Design CPU, start of the top module:
module CPU(
    input               clk         ,
    input               rstn        ,
    input               rf_dcp_rd   ,
    input [4:0]         rf_addr     ,
    output reg [31:0]   rf_out      ,
    output [7:0]        imem_addr   ,
    input [31:0]        imem_rdata  ,
    output [7:0]        dmem_addr   ,
    output [31:0]       dmem_wdata  ,
    output              dmem_we     ,
    input [31:0]        dmem_rdata  ,
    output              stop
    );
For scale: roughly 7,300 cells after synthesis, about 1,500 flip-flops, about 0.078 sq mm of cells after synthesis.
clock: 7.05 ns
lec_check: 0
cap_margin: 20
core_margin: 2
core_utilization: 57
setup_slack_margin: 1.68
slew_margin: 20
run.sh (not shown) runs the stock make flow with config.mk's settings and CLKGATE_MAP_FILE=.
The first run reached the layout checks and failed them: setup timing.
Rerun with:
- CORE_UTILIZATION: 57 -> 66
- CTS_CLUSTER_DIAMETER: default -> 28
- CTS_CLUSTER_SIZE: default -> 41
- TNS_END_PERCENT: default -> 5
- clock period: 7.05 -> 8.39 ns (I/O delays scaled with it)
Effect: The new run stopped in global routing (5_1_grt); die area goes down by roughly a tenth; synthesized cell count is unchanged; area after synthesis is unchanged.
Rerun with:
- CORE_UTILIZATION: 66 -> 57
- CTS_CLUSTER_DIAMETER: 28 -> default
- CTS_CLUSTER_SIZE: 41 -> default
- SETUP_SLACK_MARGIN: 1.68 -> 1.82
- TNS_END_PERCENT: 5 -> default
- clock period: 8.39 -> 6.87 ns (I/O delays scaled with it)
What happened: Now the flow completed and failed the layout checks on setup timing. Area after synthesis is unchanged. Die area is higher by 16%. Synthesized cell count does not change.
Rerun with:
- CORE_UTILIZATION: 57 -> 61
- SETUP_SLACK_MARGIN: 1.82 -> default
- clock period: 6.87 -> 8.28 ns (I/O delays scaled with it)
The new run produced a clean layout.
Area after synthesis does not change.
Routed wire length falls by 8.3%.
Critical path depth came out lower by 10.
Die area is lower by 6.5%.

========
Starting RTL as in the previous note.
export LEC_CHECK = 0
export ABC_AREA = 1
export CAP_MARGIN = 20
export CELL_PAD_IN_SITES_GLOBAL_PLACEMENT = 1
export CORE_ASPECT_RATIO = 1.19
export CORE_MARGIN = 10
export CORE_UTILIZATION = 66
export CTS_CLUSTER_SIZE = 74
export GPL_ROUTABILITY_DRIVEN = 0
export GPL_TIMING_DRIVEN = 0
export HOLD_SLACK_MARGIN = 0.26
export PLACE_DENSITY = 0.58
export SLEW_MARGIN = 25
export TNS_END_PERCENT = 60
create_clock -name core_clock -period 13.7 [get_ports {clk}]
The baseline aborted during 3_1_place_gp_skip_io.
Change:
ABC_AREA = not set   (was 1)
CELL_PAD_IN_SITES_GLOBAL_PLACEMENT = not set   (was 1)
CORE_ASPECT_RATIO = not set   (was 1.19)
CORE_MARGIN = 2   (was 10)
CORE_UTILIZATION = 62   (was 66)
CTS_CLUSTER_SIZE = 98   (was 74)
GPL_ROUTABILITY_DRIVEN = not set   (was 0)
GPL_TIMING_DRIVEN = not set   (was 0)
HOLD_SLACK_MARGIN = not set   (was 0.26)
PLACE_DENSITY = not set   (was 0.58)
SLEW_MARGIN = 20   (was 25)
TNS_END_PERCENT = not set   (was 60)
clock period = 5.73 ns   (was 13.7 ns; I/O delays follow)
Result:
- The new run completed and failed the layout checks on setup timing
- die size falls by 3.6%
- synthesized area falls by 0.83%
- synthesized cell count falls by 23%
Change:
ABC_AREA = 1   (was not set)
CORE_ASPECT_RATIO = 0.5   (was not set)
CORE_UTILIZATION = 64   (was 62)
CTS_CLUSTER_DIAMETER = 353   (was not set)
HOLD_SLACK_MARGIN = 0.3   (was not set)
PLACE_DENSITY = 0.35   (was not set)
SETUP_SLACK_MARGIN = 1.68   (was not set)
TNS_END_PERCENT = 10   (was not set)
This time the run ended with an error in 3_5_place_dp on DPL-0033.
Area after synthesis went up by 0.84%.
Synthesized cell count rose by 29%.
Die area drops by 2.2%.

========
CPU again, from the RTL that the note above started with.
Settings: LEC_CHECK=0, ABC_AREA=0, CAP_MARGIN=20, CORE_MARGIN=2, CORE_UTILIZATION=65, SETUP_SLACK_MARGIN=-0.36, SLEW_MARGIN=15; clock period 6.23 ns.
The first run did not get past global routing on GRT-0232.
Edit:
- ABC_AREA: 0 -> not set
- CORE_UTILIZATION: 65 -> 40
- SETUP_SLACK_MARGIN: -0.36 -> not set
- SLEW_MARGIN: 15 -> 20
- clock period: 6.23 -> 10.5 ns (I/O delays scaled with it)
What happened:
- With this change the flow finished clean
- die area increases by 62%
- area after synthesis is unchanged
- synthesized cell count stays the same
Edit:
- CORE_UTILIZATION: 40 -> 70
- PLACE_DENSITY_LB_ADDON: not set -> 0.25
- clock period: 10.5 -> 6.51 ns (I/O delays scaled with it)
What happened: The changed run failed in global routing, error GRT-0232. Synthesized area is unchanged. Die area falls by about 40%. Synthesized cell count is unchanged.
Edit:
- CORE_UTILIZATION: 70 -> 66
- CTS_CLUSTER_DIAMETER: not set -> 32
- CTS_CLUSTER_SIZE: not set -> 14
- MAX_ROUTING_LAYER: not set -> met4
- PLACE_DENSITY_LB_ADDON: 0.25 -> not set
- clock period: 6.51 -> 6.52 ns (I/O delays scaled with it)
After rerunning:
- The new run failed in global routing (GRT-0232)
- synthesized area is unchanged
- synthesized cell count does not change
- die area climbs by 6.0%
Edit:
- CORE_UTILIZATION: 66 -> 61
- CTS_CLUSTER_DIAMETER: 32 -> 29
- MAX_ROUTING_LAYER: met4 -> not set
- SETUP_SLACK_MARGIN: not set -> 1.53
What happened: The new run failed in global routing with GRT-0232; die area grows by 8.1%; synthesized area stays the same; synthesized cell count is unchanged.
Edit:
- CORE_UTILIZATION: 61 -> 40
- CTS_CLUSTER_DIAMETER: 29 -> not set
- CTS_CLUSTER_SIZE: 14 -> not set
- SETUP_SLACK_MARGIN: 1.53 -> 1.66
- clock period: 6.52 -> 10.2 ns (I/O delays scaled with it)
Effect: The changed run finished with timing, DRC and antenna clean; die area is higher by 52%; area after synthesis does not change; synthesized cell count does not change.

========
lane 1:
CPU again, from the RTL that the note above started with.
Settings: LEC_CHECK=0, CAP_MARGIN=20, CORE_MARGIN=2, CORE_UTILIZATION=72, CTS_CLUSTER_SIZE=31, PLACE_DENSITY_LB_ADDON=0.0, SETUP_SLACK_MARGIN=1.51, SLEW_MARGIN=20; clock period 5.92 ns.
Lane 1 did not make it past 5_1_grt, where a tool error ended it.
Here is what was changed in the inputs of lane 2 compared with lane 1.
--- a/flow/config.mk
+++ b/flow/config.mk
@@ -10,4 +10,2 @@
-export CORE_UTILIZATION = 72
-export CTS_CLUSTER_SIZE = 31
-export PLACE_DENSITY_LB_ADDON = 0.0
-export SETUP_SLACK_MARGIN = 1.51
+export CORE_UTILIZATION = 61
+export CTS_CLUSTER_SIZE = 14
==> flow/constraint.sdc <==
create_clock -name core_clock -period 6.52 [get_ports {clk}]
set_input_delay 1.3040 -clock core_clock [delete_from_list [all_inputs] [get_ports {clk}]]
set_output_delay 1.3040 -clock core_clock [all_outputs]
set_load 0.01 [all_outputs]
Results
- Although it ran to completion, lane 2 produced a layout that fails the final checks because of setup timing.
- Number of gates resized after cts down about 37% in lane 2 wrt lane 1
- On lane 2: die size is 18% higher than what lane 1 gave.
- The pre-CTS worst setup slack reported for lane 2 is greater than that of lane 1 by 0.35 ns.
Input changes introduced in lane 3 (baseline for comparison: lane 2):
--- a/flow/config.mk
+++ b/flow/config.mk
@@ -10,2 +10,3 @@
-export CORE_UTILIZATION = 61
-export CTS_CLUSTER_SIZE = 14
+export CORE_UTILIZATION = 72
+export CTS_CLUSTER_SIZE = 17
+export PLACE_DENSITY_LB_ADDON = 0.2
==> flow/constraint.sdc <==
create_clock -name core_clock -period 6.76 [get_ports {clk}]
set_input_delay 1.3520 -clock core_clock [delete_from_list [all_inputs] [get_ports {clk}]]
set_output_delay 1.3520 -clock core_clock [all_outputs]
set_load 0.01 [all_outputs]
==> comparison <==
Looking at the logs for lane 3 and lane 2, the single run that did not finish was lane 3. Lane 2 had finished all stages when the layout checks came back failing, citing setup timing. Changes observed in lane 3 relative to lane 2: vertical die dimension shows a reduction of 7.9%; floorplan core area shows a reduction of about 16%; synthesized area divided by synthesized cell count shows no meaningful change; area after synthesis shows no meaningful change. In lane 3 relative to lane 2, setup fix buffers added after clock tree synthesis had gone up by more than half.
> inputs changed (lane 3 -> lane 4)
--- a/flow/config.mk
+++ b/flow/config.mk
@@ -7,0 +8 @@
+export ABC_AREA = 1
@@ -11,2 +12,3 @@
-export CTS_CLUSTER_SIZE = 17
-export PLACE_DENSITY_LB_ADDON = 0.2
+export CTS_CLUSTER_DIAMETER = 319
+export PLACE_DENSITY_LB_ADDON = 0.06
+export SETUP_SLACK_MARGIN = 0.61
==> flow/constraint.sdc <==
create_clock -name core_clock -period 4.11 [get_ports {clk}]
set_input_delay 0.8220 -clock core_clock [delete_from_list [all_inputs] [get_ports {clk}]]
set_output_delay 0.8220 -clock core_clock [all_outputs]
set_load 0.01 [all_outputs]
### Flow results
Each of lane 3 and lane 4 falls short of a clean finish.
In the summary table, lane 3 is marked failed, with error GRT-0116 raised in 5_1_grt.
As the logs show, lane 4 stopped at 5_1_grt after a tool error, so it never reached the end of the flow.
Final estimated routing congestion in global placement (lane 4 vs. lane 3) increases by a few percent
Against lane 3, lane 4 reports a worst slack at placement that is lower.
On die width: between lane 3 and lane 4, it ends up lower for lane 3.
Looking at area of the mapped netlist across both flows, lane 4 is the weaker of the two, with lane 3 ahead.
Compared with lane 3, in lane 4 area fraction in full adders, half adders and majority gates now sits at about the same level, synthesized cell count higher, number of distinct library cells after synthesis saw a decrease, total number of placement rows now larger, placeable core region +0.0013 mm^2.
### lane 4 -> lane 5
--- a/flow/config.mk
+++ b/flow/config.mk
@@ -8 +7,0 @@
-export ABC_AREA = 1
@@ -11,4 +10 @@
-export CORE_UTILIZATION = 72
-export CTS_CLUSTER_DIAMETER = 319
-export PLACE_DENSITY_LB_ADDON = 0.06
-export SETUP_SLACK_MARGIN = 0.61
+export CORE_UTILIZATION = 40
==> flow/constraint.sdc <==
create_clock -name core_clock -period 10.2 [get_ports {clk}]
set_input_delay 2.0400 -clock core_clock [delete_from_list [all_inputs] [get_ports {clk}]]
set_output_delay 2.0400 -clock core_clock [all_outputs]
set_load 0.01 [all_outputs]
--- outcome ---
Per the final summary, lane 5 finished and its layout is clean on timing, DRC and antenna. Sort lane 5 and lane 4 by part of the Yosys area used for sequential elements, descending, and lane 5 comes first. [compare] base=lane 4 new=lane 5: half-perimeter wire length after detailed placement rose by 8.8 mm; width of the chip rose 33%; placed instance count has decreased. Lower number of instances in the synthesized netlist among lane 5 and lane 4: lane 5. Lane 5 ends up with a area reported by Yosys stat that is 0.83% lower than in lane 4. [compare] base=lane 4 new=lane 5: proportion of register bits with asynchronous set or reset after synthesis was more or less identical, mapped cell area fell 0.83%, area of the core region picked up an extra about 80%.
